## run A
## SIMD
module SIMD(clk,rst,opcode,funct3,funct7,rd_data1,rd_data2,rd_data3,w_add,immed,instrc_add,wr_add,wr_data );
==> flow/config.mk <==
export PLATFORM = sky130hd
export DESIGN_NAME = SIMD
export DESIGN_NICKNAME = SIMD
export VERILOG_FILES = /design/flow/design.v
export SDC_FILE = /design/flow/constraint.sdc
export NUM_CORES = 4
export LEC_CHECK = 0
export ABC_AREA = 1
export CAP_MARGIN = 20
export CORE_MARGIN = 2
export CORE_UTILIZATION = 66
export CTS_CLUSTER_DIAMETER = 361
export CTS_CLUSTER_SIZE = 98
export SETUP_SLACK_MARGIN = 1.81
export SLEW_MARGIN = 20
==> flow/constraint.sdc <==
create_clock -name core_clock -period 7.1 [get_ports {clk}]
set_input_delay 1.4200 -clock core_clock [delete_from_list [all_inputs] [get_ports {clk}]]
set_output_delay 1.4200 -clock core_clock [all_outputs]
set_load 0.01 [all_outputs]
run.sh (not shown) runs the stock make flow with config.mk's settings and CLKGATE_MAP_FILE=.
Run A terminated abnormally: global routing (5_1_grt) reported GRT-0116.
Modified inputs, run B compared to run A
Settings: swapping 66 for 58 in CORE_UTILIZATION; swapping 361 for 353 in CTS_CLUSTER_DIAMETER; clearing SETUP_SLACK_MARGIN, which used to be 1.81; clearing ABC_AREA, which used to be 1; swapping 7.1 for 16.0 in the clock period (ns, I/O delays scaled along).
## What came out
Cmp run A and run B / netlist area before placement / lower: run B. From run A to run B the numbers moved as follows: number of cells after detailed placement down 1,554, minimum setup slack after placement now larger, synthesized-area fraction occupied by ao, oa, aoi and oai cells went up 3.4 points, number of standard cells reported by yosys went down 19%, sequential area share after synthesis has increased. Run B | status: complete | timing, DRC, antenna: pass.
--- input diff run B..run C ---
Settings: SETUP_SLACK_MARGIN newly set to 1.45; CTS_CLUSTER_DIAMETER removed (was 353); CORE_UTILIZATION changed from 58 to 44; CTS_CLUSTER_SIZE removed (was 98); the clock period (ns, I/O delays scaled along) changed from 16.0 to 5.68.
--- outcome ---
Run C -> stages 100% | layout checks FAIL | setup timing. Min combinational share of cell area across run B and run C: run C. In the metrics for run B and run C, the one carrying the lower routability congestion estimate from global placement is run C. On cell count in the Yosys report, run B and run C are basically level.
Relative to run C, the following input files were edited for run D:
Settings: CORE_UTILIZATION now 40, was 44; SETUP_SLACK_MARGIN no longer set, was 1.45; the clock period (ns, I/O delays scaled along) now 10.6, was 5.68.
==> results <==
Run C finished all stages; however, its layout fails the closing checks, the failures being setup timing.
Run D finished every step from synthesis to the final layout, and the layout passed the timing, design-rule and antenna checks.
Higher power goes to run C over run D.
Non-clock buffer count: run D and run C compared, lower one is run D
Between run D and run C, the met1 wire length is lower for run D.


SIMD again, from the RTL that the note above started with.
Settings: LEC_CHECK=0, CAP_MARGIN=20, CORE_MARGIN=7, CORE_UTILIZATION=58, CTS_CLUSTER_DIAMETER=379, CTS_CLUSTER_SIZE=99, GPL_TIMING_DRIVEN=0, PLACE_DENSITY=0.81, SETUP_SLACK_MARGIN=0.7, SLEW_MARGIN=20; clock period 18.5 ns.
Next try:
ABC_AREA = 1   (was not set)
CELL_PAD_IN_SITES_GLOBAL_PLACEMENT = 1   (was not set)
CORE_ASPECT_RATIO = 0.94   (was not set)
CORE_MARGIN = 2   (was 7)
CORE_UTILIZATION = 33   (was 58)
CTS_CLUSTER_DIAMETER = not set   (was 379)
CTS_CLUSTER_SIZE = 35   (was 99)
MIN_ROUTING_LAYER = met2   (was not set)
SETUP_SLACK_MARGIN = not set   (was 0.7)
SLEW_MARGIN = 35   (was 20)
What happened:
- The changed run finished clean
- total power rose by 13%
- area after synthesis goes up by 5.0%
- setup slack improves by 1200 ps
- clock skew is about the same
- global-route usage rises by 8.5 points
- combinational power rose by 15%
- wire length climbs by 35%
- maximum frequency goes up by 8.3%
Next try:
CELL_PAD_IN_SITES_GLOBAL_PLACEMENT = not set   (was 1)
CORE_ASPECT_RATIO = not set   (was 0.94)
CORE_MARGIN = 7   (was 2)
CTS_CLUSTER_SIZE = 76   (was 35)
HOLD_SLACK_MARGIN = -0.08   (was not set)
MIN_ROUTING_LAYER = not set   (was met2)
The new run completed with no timing, DRC or antenna violations.
Critical path depth shrinks by 4.
Power drops by a little under a tenth.
Wire length is lower by about a fifth.
Worst setup slack is better by 730 ps.
Core utilization is lower by 0.26 points.
Sequential power stays flat.
Sequential share of layout area barely changes.
Register-to-register slack hardly moves.
Next try:
CORE_UTILIZATION = 72   (was 33)
CTS_CLUSTER_DIAMETER = 397   (was not set)
CTS_CLUSTER_SIZE = 20   (was 76)
GPL_TIMING_DRIVEN = 1   (was 0)
HOLD_SLACK_MARGIN = not set   (was -0.08)
PLACE_DENSITY = not set   (was 0.81)
SETUP_SLACK_MARGIN = 0.7   (was not set)
SLEW_MARGIN = 20   (was 35)
Result: Synthesized cell count stays the same. Setup slack gains 310 ps. Count of clock-buffer cells in the layout goes down by 1.
Next try:
ABC_AREA = not set   (was 1)
CORE_UTILIZATION = 33   (was 72)
CTS_CLUSTER_DIAMETER = 396   (was 397)
CTS_CLUSTER_SIZE = 100   (was 20)
GPL_TIMING_DRIVEN = 0   (was 1)
PLACE_DENSITY = 0.81   (was not set)
SETUP_SLACK_MARGIN = -1.83   (was 0.7)
The changed run passed the timing, design-rule and antenna checks.
Die area increases by 100%.
Final area went down by 1.2%.
Non-clock buffer count climbs by 102.
Core utilization falls by 40 points.
Synthesized area went down by 4.7%.
Combinational power came out lower by about 5%.
Setup slack degrades by 1800 ps.


Starting RTL as in the previous note.
clock: 8.77 ns
lec_check: 0
cap_margin: 20
core_margin: 2
core_utilization: 65
max_routing_layer: met4
slew_margin: 30
The starting point reached the layout checks and failed them: negative setup slack.
==> next run, changes <==
--- a/flow/config.mk
+++ b/flow/config.mk
@@ -9,4 +9,5 @@
 export CORE_MARGIN = 2
-export CORE_UTILIZATION = 65
+export CORE_UTILIZATION = 70
 export MAX_ROUTING_LAYER = met4
+export PLACE_DENSITY_LB_ADDON = 0.25
 export SLEW_MARGIN = 30
Effect: The new run aborted during global routing (5_1_grt). Die area shrinks by 7.0%. Synthesized area does not change. Synthesized cell count stays the same.
==> next run, changes <==
--- a/flow/config.mk
+++ b/flow/config.mk
@@ -9,5 +9,3 @@
 export CORE_MARGIN = 2
-export CORE_UTILIZATION = 70
-export MAX_ROUTING_LAYER = met4
-export PLACE_DENSITY_LB_ADDON = 0.25
-export SLEW_MARGIN = 30
+export CORE_UTILIZATION = 40
+export SLEW_MARGIN = 20
==> flow/constraint.sdc (replaced) <==
create_clock -name core_clock -period 11.3 [get_ports {clk}]
set_input_delay 2.2600 -clock core_clock [delete_from_list [all_inputs] [get_ports {clk}]]
set_output_delay 2.2600 -clock core_clock [all_outputs]
set_load 0.01 [all_outputs]
After rerunning: The new run completed without violations. Die area is higher by 73%. Synthesized area does not change. Synthesized cell count does not change.
==> next run, changes <==
--- a/flow/config.mk
+++ b/flow/config.mk
@@ -9,3 +9,3 @@
 export CORE_MARGIN = 2
-export CORE_UTILIZATION = 40
+export CORE_UTILIZATION = 20
 export SLEW_MARGIN = 20
==> flow/constraint.sdc (replaced) <==
create_clock -name core_clock -period 10.6 [get_ports {clk}]
set_input_delay 2.1200 -clock core_clock [delete_from_list [all_inputs] [get_ports {clk}]]
set_output_delay 2.1200 -clock core_clock [all_outputs]
set_load 0.01 [all_outputs]
Clock power rose by 19%. Clock skew is about the same. Combinational power rose by 14%. Die area rose by 98%. Power rose by 14%. Clock-buffer cell count fell by 1.
==> next run, changes <==
--- a/flow/config.mk
+++ b/flow/config.mk
@@ -9,3 +9,4 @@
 export CORE_MARGIN = 2
-export CORE_UTILIZATION = 20
+export CORE_UTILIZATION = 50
 export SLEW_MARGIN = 20
+export TNS_END_PERCENT = 5
==> flow/constraint.sdc (replaced) <==
create_clock -name core_clock -period 5.68 [get_ports {clk}]
set_input_delay 1.1360 -clock core_clock [delete_from_list [all_inputs] [get_ports {clk}]]
set_output_delay 1.1360 -clock core_clock [all_outputs]
set_load 0.01 [all_outputs]
Outcome:
- The new run completed and failed the layout checks on negative setup slack
- global-route usage increases by 25 points
- power went up by well over a third
- cell count came out lower by a little under a tenth
- cell area grows by roughly a tenth
- wire length is lower slightly
- hold slack loses 0.011 ns
Power figures rest on the tool's default switching activity, not on a simulated workload.
